run 1:
// alu_top
module alu_top (
    input             clk,
    input      [7:0]  a,
    input      [7:0]  b,
    input      [3:0]  sel,
    output reg [15:0] out
);
    reg  [7:0]  a_q, b_q;
    reg  [3:0]  sel_q;
    wire [15:0] alu_out;
    always @(posedge clk) begin
        a_q   <= a;
        b_q   <= b;
        sel_q <= sel;
        out   <= alu_out;
    end
    alu u_alu (.a(a_q), .b(b_q), .sel(sel_q), .out(alu_out));
endmodule
Settings: LEC_CHECK=0, ABC_AREA=1, CAP_MARGIN=20, CORE_MARGIN=2, CORE_UTILIZATION=68, CTS_CLUSTER_DIAMETER=237, CTS_CLUSTER_SIZE=98, SLEW_MARGIN=20; clock period 24.6 ns.
run.sh (not shown) runs the stock make flow with config.mk's settings and CLKGATE_MAP_FILE=.
[run 1] flow finished | final checks: failed | reasons: negative setup slack
The inputs of run 2 differ from those of run 1 as listed below.
Settings: CTS_CLUSTER_SIZE: 98 -> 100; CORE_UTILIZATION: 68 -> 72; the clock period (ns, I/O delays scaled along): 24.6 -> 26.1.
Notes after the runs:
Looking at slowest library cell on the worst path, the sky130_fd_sc_hd__fa_1 result is from run 2; the sky130_fd_sc_hd__ha_1 one comes from run 1.
Sort run 2 and run 1 by fraction of area in registers, ascending, and run 1 comes first.
Against run 1 as the reference, run 2 delivers a higher global-route usage.
Run 2 ran to completion and came out clean on the timing, design-rule and antenna checks.
Run 1 → run 2: clock skew went up by 0.011 ns.
Taking run 1 as the reference, in run 2 first-pass GRT wire length barely changed; insertion delay at the late pin of the worst-skew pair barely changed.
What run 3 does differently from run 2 at the input level:
Settings: a deleted ABC_AREA that had been 1; a change of CORE_UTILIZATION from 72 to 40; a deleted CTS_CLUSTER_DIAMETER that had been 237; a deleted CTS_CLUSTER_SIZE that had been 100; a change of the clock period (ns, I/O delays scaled along) from 26.1 to 30.6.
### Flow results
Run 3 | stages: all done | timing, DRC, antenna: all pass. Between run 3 and run 2, worst slew slack as a fraction of its limit is higher for run 3, run 2 comes in under that. Run 3 vs run 2, non-clock buffer count went down by 26. Run 2 → run 3: relative area change from synthesis to final layout went down by 2.6 points, hold slack went down by 0.0060 ns, final cycle utilization of the critical path went down by 1.1 points, combined buffer and inverter count along the critical path went down by 17. On share of final layout cell area taken by clock buffers and inverters, run 3 tracks run 2 almost exactly. Re max-slew violation total from the final report: no difference whatsoever between run 3 and run 2.

---

Starting RTL as in the previous note.
Design alu_top, start of the top module:
module alu_top (
    input             clk,
    input      [7:0]  a,
    input      [7:0]  b,
    input      [3:0]  sel,
    output reg [15:0] out
);
export LEC_CHECK = 0
export CAP_MARGIN = 20
export CORE_MARGIN = 2
export CORE_UTILIZATION = 65
export SLEW_MARGIN = 20
create_clock -name core_clock -period 26.2 [get_ports {clk}]
The starting point reached the layout checks and failed them: negative setup slack.
Rerun with:
--- a/flow/config.mk
+++ b/flow/config.mk
@@ -9,3 +9,4 @@
 export CORE_MARGIN = 2
-export CORE_UTILIZATION = 65
+export CORE_UTILIZATION = 58
+export SETUP_SLACK_MARGIN = 4.76
 export SLEW_MARGIN = 20
==> flow/constraint.sdc (replaced) <==
create_clock -name core_clock -period 17.5 [get_ports {clk}]
set_input_delay 3.5000 -clock core_clock [delete_from_list [all_inputs] [get_ports {clk}]]
set_output_delay 3.5000 -clock core_clock [all_outputs]
set_load 0.01 [all_outputs]
=> Now the flow aborted during 5_1_grt on GRT-0232; synthesized cell count stays the same; die area increases by 12%; area after synthesis does not change.

---

The RTL this note starts from:
==> flow/design.v <==
module alu_top (
    input             clk,
    input      [7:0]  a,
    input      [7:0]  b,
    input      [3:0]  sel,
    output reg [15:0] out
);
    reg  [7:0]  a_q, b_q;
    reg  [3:0]  sel_q;
    wire [15:0] alu_out;
    always @(posedge clk) begin
        a_q   <= a;
        b_q   <= b;
        sel_q <= sel;
        out   <= alu_out;
    end
    alu u_alu (.a(a_q), .b(b_q), .sel(sel_q), .out(alu_out));
endmodule

`timescale 1ns / 1ps
module alu(
    input [7:0] a,b,
    input [3:0] sel,
    output reg [15:0] out
    );
    always@(*)
        begin
            case(sel)
                4'b0000 : out=a+b;
                4'b0001 : out=a+1;
                4'b0010 : out=a-b;
                4'b0011 : out=a*b;
                4'b0100 : out=(b==0) ? 16'd0 : a/b;
                4'b0101 : out=(b==0) ? 16'd0 : a%b;
                4'b0110 : out=a&b;
                4'b0111 : out=a|b;
                4'b1000 : out=~(a&b);
                4'b1001 : out=~(a|b);
                4'b1010 : out=a^b;
                default: out=0;
            endcase        
        end    
endmodule
make LEC_CHECK=0 CAP_MARGIN=20 CORE_MARGIN=2 CORE_UTILIZATION=40 CTS_CLUSTER_DIAMETER=399 CTS_CLUSTER_SIZE=99 SLEW_MARGIN=20 TNS_END_PERCENT=25 finish   # period 32.0 ns
The baseline went through all stages and came out clean.
Next try:
CORE_UTILIZATION = 68   (was 40)
CTS_CLUSTER_DIAMETER = default   (was 399)
CTS_CLUSTER_SIZE = default   (was 99)
TNS_END_PERCENT = default   (was 25)
clock period = 34.3 ns   (was 32.0 ns; I/O delays follow)
Effect: The changed run completed without violations; utilization climbs by 30 points; first-iteration DRC count rises by 12%; synthesized cell count stays the same; die size falls by 40%; via count went up by 3.9%; final area is lower by 3.0%; cell count goes down by 8.8%; maximum frequency fell by 7.0%.
Next try:
CORE_UTILIZATION = 65   (was 68)
HOLD_SLACK_MARGIN = -0.08   (was default)
TNS_END_PERCENT = 5   (was default)
clock period = 26.9 ns   (was 34.3 ns; I/O delays follow)
Effect: This time the run reached the layout checks and failed them: setup timing. Maximum frequency goes up by 17%. Worst setup slack gets worse by 2700 ps. Utilization is higher by 9.3 points. Worst hold slack hardly moves. Via count climbs by 15%. Design area rises by 18%. Clock-buffer cell count does not change. Cell count is higher by 12%.

---

RTL: the design.v shown in full above, as it stands there.
==> flow/config.mk <==
export PLATFORM = sky130hd
export DESIGN_NAME = alu_top
export DESIGN_NICKNAME = alu_top
export VERILOG_FILES = /design/flow/design.v
export SDC_FILE = /design/flow/constraint.sdc
export NUM_CORES = 4
export LEC_CHECK = 0
export ABC_AREA = 0
export CAP_MARGIN = 20
export CORE_ASPECT_RATIO = 0.5
export CORE_MARGIN = 2
export CORE_UTILIZATION = 72
export CTS_CLUSTER_DIAMETER = 373
export CTS_CLUSTER_SIZE = 93
export PLACE_DENSITY = 0.41
export SLEW_MARGIN = 20
export TNS_END_PERCENT = 5
==> flow/constraint.sdc <==
create_clock -name core_clock -period 21.9 [get_ports {clk}]
set_input_delay 4.3800 -clock core_clock [delete_from_list [all_inputs] [get_ports {clk}]]
set_output_delay 4.3800 -clock core_clock [all_outputs]
set_load 0.01 [all_outputs]
The baseline failed in 3_5_place_dp.
==> next run, changes <==
ABC_AREA = 1   (was 0)
CORE_ASPECT_RATIO = unset   (was 0.5)
CTS_CLUSTER_DIAMETER = 186   (was 373)
PLACE_DENSITY = 0.44   (was 0.41)
SETUP_SLACK_MARGIN = 2.23   (was unset)
Effect:
- This time the run failed in 5_1_grt on DPL-0038
- synthesized cell count rises by about a fifth
- synthesized area stays flat
- die size falls slightly
==> next run, changes <==
CORE_UTILIZATION = 62   (was 72)
CTS_CLUSTER_DIAMETER = unset   (was 186)
CTS_CLUSTER_SIZE = unset   (was 93)
PLACE_DENSITY = unset   (was 0.44)
SETUP_SLACK_MARGIN = unset   (was 2.23)
TNS_END_PERCENT = unset   (was 5)
clock period = 24.6 ns   (was 21.9 ns; I/O delays follow)
After rerunning: The changed run finished clean; area after synthesis is unchanged; synthesized cell count stays the same; die area came out higher by about 16%.

---

== v31 ==
Starts from the design.v that is shown in full above.
Settings: LEC_CHECK=0, CAP_MARGIN=15, CELL_PAD_IN_SITES_GLOBAL_PLACEMENT=0, CORE_ASPECT_RATIO=0.91, CORE_MARGIN=2, CORE_UTILIZATION=72, CTS_CLUSTER_SIZE=91, HOLD_SLACK_MARGIN=0.3, PLACE_DENSITY_LB_ADDON=0.1, SETUP_SLACK_MARGIN=-2.0, SLEW_MARGIN=40, TNS_END_PERCENT=5; clock period 23.6 ns.
FAIL v31 @ detailed placement: tool exited with error
Changes in v37 relative to v31:
- removing SETUP_SLACK_MARGIN (formerly -2.0)
- changing CTS_CLUSTER_SIZE from 91 to 89
- removing HOLD_SLACK_MARGIN (formerly 0.3)
- setting ABC_AREA to 1 for the first time
- setting CTS_CLUSTER_DIAMETER to 232 for the first time
- removing PLACE_DENSITY_LB_ADDON (formerly 0.1)
- changing CORE_UTILIZATION from 72 to 70
- changing CORE_ASPECT_RATIO from 0.91 to 1.04
- setting PLACE_DENSITY to 0.62 for the first time
- changing the clock period (ns, I/O delays scaled along) from 23.6 to 21.9
[summary]
- clock tree synthesis: v37 exited with error
- Delta (v37 minus v31): distinct cell type count after synthesis lost about 40%, post-synthesis sequential area ratio neither gained nor lost much.
- The initial core utilization number comes out lower for v37 vs v31.
- For v31, the largest combinational cell category by area was adder cells, unlike v37, where it was simple AND/OR/NAND/NOR gates.
- Fraction of synthesized cell area in xor and xnor cells: v37 vs v31, no meaningful difference
- Row count of v37 exceeds that of v31 by a little under 10%.
- Of v31 and v37, the lower synthesized cell count belongs to v31.
- Side by side, chip height turned out higher in v37 than in v31.

---

## job 2639
// alu_top: RTL as listed in full above, without the edits since
==> flow/config.mk <==
export PLATFORM = sky130hd
export DESIGN_NAME = alu_top
export DESIGN_NICKNAME = alu_top
export VERILOG_FILES = /design/flow/design.v
export SDC_FILE = /design/flow/constraint.sdc
export NUM_CORES = 4
export LEC_CHECK = 0
export CAP_MARGIN = 20
export CORE_MARGIN = 2
export CORE_UTILIZATION = 72
export PLACE_DENSITY_LB_ADDON = 0.27
export SLEW_MARGIN = 20
export TNS_END_PERCENT = 5
==> flow/constraint.sdc <==
create_clock -name core_clock -period 26.2 [get_ports {clk}]
set_input_delay 5.2400 -clock core_clock [delete_from_list [all_inputs] [get_ports {clk}]]
set_output_delay 5.2400 -clock core_clock [all_outputs]
set_load 0.01 [all_outputs]
What ended job 2639 was a tool error in global routing; the run never finished.
Modified inputs, job 6961 compared to job 2639
Settings: PLACE_DENSITY_LB_ADDON removed (was 0.27); ABC_AREA newly set to 1; TNS_END_PERCENT removed (was 5); CORE_UTILIZATION changed from 72 to 60; the clock period (ns, I/O delays scaled along) changed from 26.2 to 17.0.
Run status, job 6961: aborted in global routing, error DPL-0038. [job 6961] share of synthesized cell area in and, or, nand and nor gates rose 9.2 points relative to job 2639. Adder-cell share of the synthesized area of job 2639 is on par with job 6961. Total placed cells including tap cells was lower in job 2639 than in job 6961. Comparing job 6961 and job 2639, the higher floorplan utilization was measured on job 2639. A dominant kind of combinational cell of adder cells is what job 2639 shows, while simple AND/OR/NAND/NOR gates belongs to job 6961. Between job 2639 and job 6961, the chip area from the yosys synthesis statistics figures differ only marginally. Re complex-gate fraction of the synthesized area: job 6961 is 12 points down on job 2639. Job 2639 fits on a die that is smaller than the die of job 6961. Synthesized cell count went up by more than 10% going from job 2639 to job 6961. On placeable core region: job 6961 sits above job 2639.
Input-level comparison between job 1788 and job 6961:
Settings: setting CTS_CLUSTER_SIZE to 92 for the first time; setting CTS_CLUSTER_DIAMETER to 237 for the first time; changing CORE_UTILIZATION from 60 to 68; changing the clock period (ns, I/O delays scaled along) from 17.0 to 24.6.
Notes after the runs:
Finished, but not clean: job 1788, with negative setup slack. Reported for job 1788 and job 6961, number of input and output port buffers inserted turned out identical to the last digit. Diff job 6961..job 1788 | count of hold-fix buffers inserted at cts | unchanged. Job 6961 -> job 1788: total of cells resized after clock tree synthesis decreased by more than half. Post-place setup slack in job 1788 is 5.34 ns higher than in job 6961. Floorplan core area delta for job 1788 relative to job 6961: 12% lower. STATUS detailed placement HPWL: job 1788 wins against job 6961.
What job 3612 does differently from job 1788 at the input level:
Settings: swapping 92 for 99 in CTS_CLUSTER_SIZE; putting PLACE_DENSITY at 0.38 where nothing was set; putting TNS_END_PERCENT at 15 where nothing was set; swapping 68 for 65 in CORE_UTILIZATION; swapping 24.6 for 17.0 in the clock period (ns, I/O delays scaled along).
Taking job 1788 as the reference point, the chip area of job 3612 rises by 740 µm².
Job 3612 failed in global routing with GRT-0116.
Diff job 1788 -> job 3612: die width now larger, weighted congestion reported at the end of routability-driven placement fell 0.015.

---

## job 4413
// alu_top: RTL as listed in full above, without the edits since
clock: 19.3 ns
lec_check: 0
cap_margin: 15
cell_pad_in_sites_global_placement: 3
core_aspect_ratio: 0.79
core_margin: 2
core_utilization: 40
place_density: 0.43
setup_slack_margin: 2.94
slew_margin: 40
tns_end_percent: 10
Layout checks on job 4413: not met. Flow itself completed; violations: negative setup slack.
Modified inputs, job 9653 compared to job 4413
Settings: CORE_UTILIZATION now 26, was 40; PLACE_DENSITY_LB_ADDON now 0.1, previously not set; PLACE_DENSITY no longer set, was 0.43; TNS_END_PERCENT now 60, was 10.
==> comparison <==
- What the final checks of job 9653 revealed, after a flow that finished every stage, was a layout that fails on negative setup slack.
- Side by side, growth of design area from synthesis to finish turned out higher in job 9653 than in job 4413.
- Against job 4413 as the reference, job 9653 delivers a lower fraction of area in registers.
- Job 4413 and job 9653 ended up with roughly the same final period utilization.
- Job 9653 against job 4413.
- Die area, job 9653 and job 4413: smaller value in job 4413
- When job 9653 is measured against job 4413, its minimum period implied by the final worst setup slack turns out 0.0053 ns higher.
Changes in job 971 relative to job 9653:
Settings: CORE_UTILIZATION now 65, was 26; PLACE_DENSITY_LB_ADDON no longer set, was 0.1; CELL_PAD_IN_SITES_GLOBAL_PLACEMENT now 0, was 3; CTS_CLUSTER_DIAMETER now 26, previously not set; TNS_END_PERCENT now 5, was 60; the clock period (ns, I/O delays scaled along) now 15.8, was 19.3.
Results
- Run status, job 971: aborted in clock tree synthesis, error DPL-0033
- Re register bit count reported by yosys: no difference whatsoever between job 971 and job 9653.
- Of job 9653 and job 971, the lower worst setup slack after placement belongs to job 971.
- Compared to job 9653, job 971 was floorplanned on a smaller die.
- Routability congestion estimate from global placement: lower on job 9653
- Compared with job 9653, job 971 shows a placed wire-length estimate after detailed placement that is 3.4 mm lower.
- Job 971 ends up with higher initial standard-cell utilization of the core than job 9653 does.
- Summary — number of cells in the design after placement, job 971 relative to job 9653: lower, by 336.
The following lists how job 9312 was set up differently from job 971:
Settings: CAP_MARGIN now 20, was 15; CORE_UTILIZATION now 64, was 65; SETUP_SLACK_MARGIN no longer set, was 2.94; CTS_CLUSTER_DIAMETER no longer set, was 26; CORE_ASPECT_RATIO no longer set, was 0.79; SLEW_MARGIN now 20, was 40; CELL_PAD_IN_SITES_GLOBAL_PLACEMENT no longer set, was 0; the clock period (ns, I/O delays scaled along) now 24.6, was 15.8.
[summary]
Job 9312 did not finish: a tool error stopped it during global routing. The post-placement cell area of job 9312 is lower than that of job 971. In job 9312, the placeable core region came out about 0.6% above the value in job 971. When job 9312 is set beside job 971, its die size turns out to be 250 um^2 larger. Against job 971, job 9312 reports a placer's final routability congestion estimate that is lower. Going from job 971 to job 9312, total half-perimeter wirelength after legalization and detailed placement decreased about 9%, number of synthesized flops with an enable pin stayed essentially flat. Between job 971 and job 9312, the difference in count of mapped cells out of synthesis is negligible.
Here is what was changed in the inputs of job 7719 compared with job 9312.
Settings: CORE_UTILIZATION changed from 64 to 40; TNS_END_PERCENT removed (was 5); the clock period (ns, I/O delays scaled along) changed from 24.6 to 32.0.
### Flow results
- On effective utilization at floorplan: job 7719 sits below job 9312.
- Job 7719 completed every stage of the flow, and the final layout passed the timing, design-rule and antenna checks.
- Comparing job 9312 and job 7719, last weighted congestion value of the routability-driven placer is higher on job 9312.
- The number of post-CTS setup repair buffers in job 7719 sits 109 below the value recorded for job 9312.
- Core box area up 62% in job 7719 wrt job 9312
For job 2613, these inputs were changed with respect to job 7719:
Settings: ABC_AREA: unset -> 1; PLACE_DENSITY_LB_ADDON: unset -> 0.3; CORE_UTILIZATION: 40 -> 67.
### Flow results
Both conditions hold for job 2613: the flow ran to the end and the final layout passed the timing, design-rule and antenna checks.
Clock latency on the worst-skew pair: job 7719 vs job 2613 — no meaningful difference
Summary: worst slew margin relative to its limit, job 2613 better than job 7719
Multi-input combinational gate total, job 2613 and job 7719, lower one = job 7719.
Summary of job 2613 over job 7719: worst-case setup margin in the final layout went up by 1.29 ns; number of buffers and inverters on the critical path up 23.
Comparing job 2613 against job 7719, there is no change at all in final tally of max-slew violations.
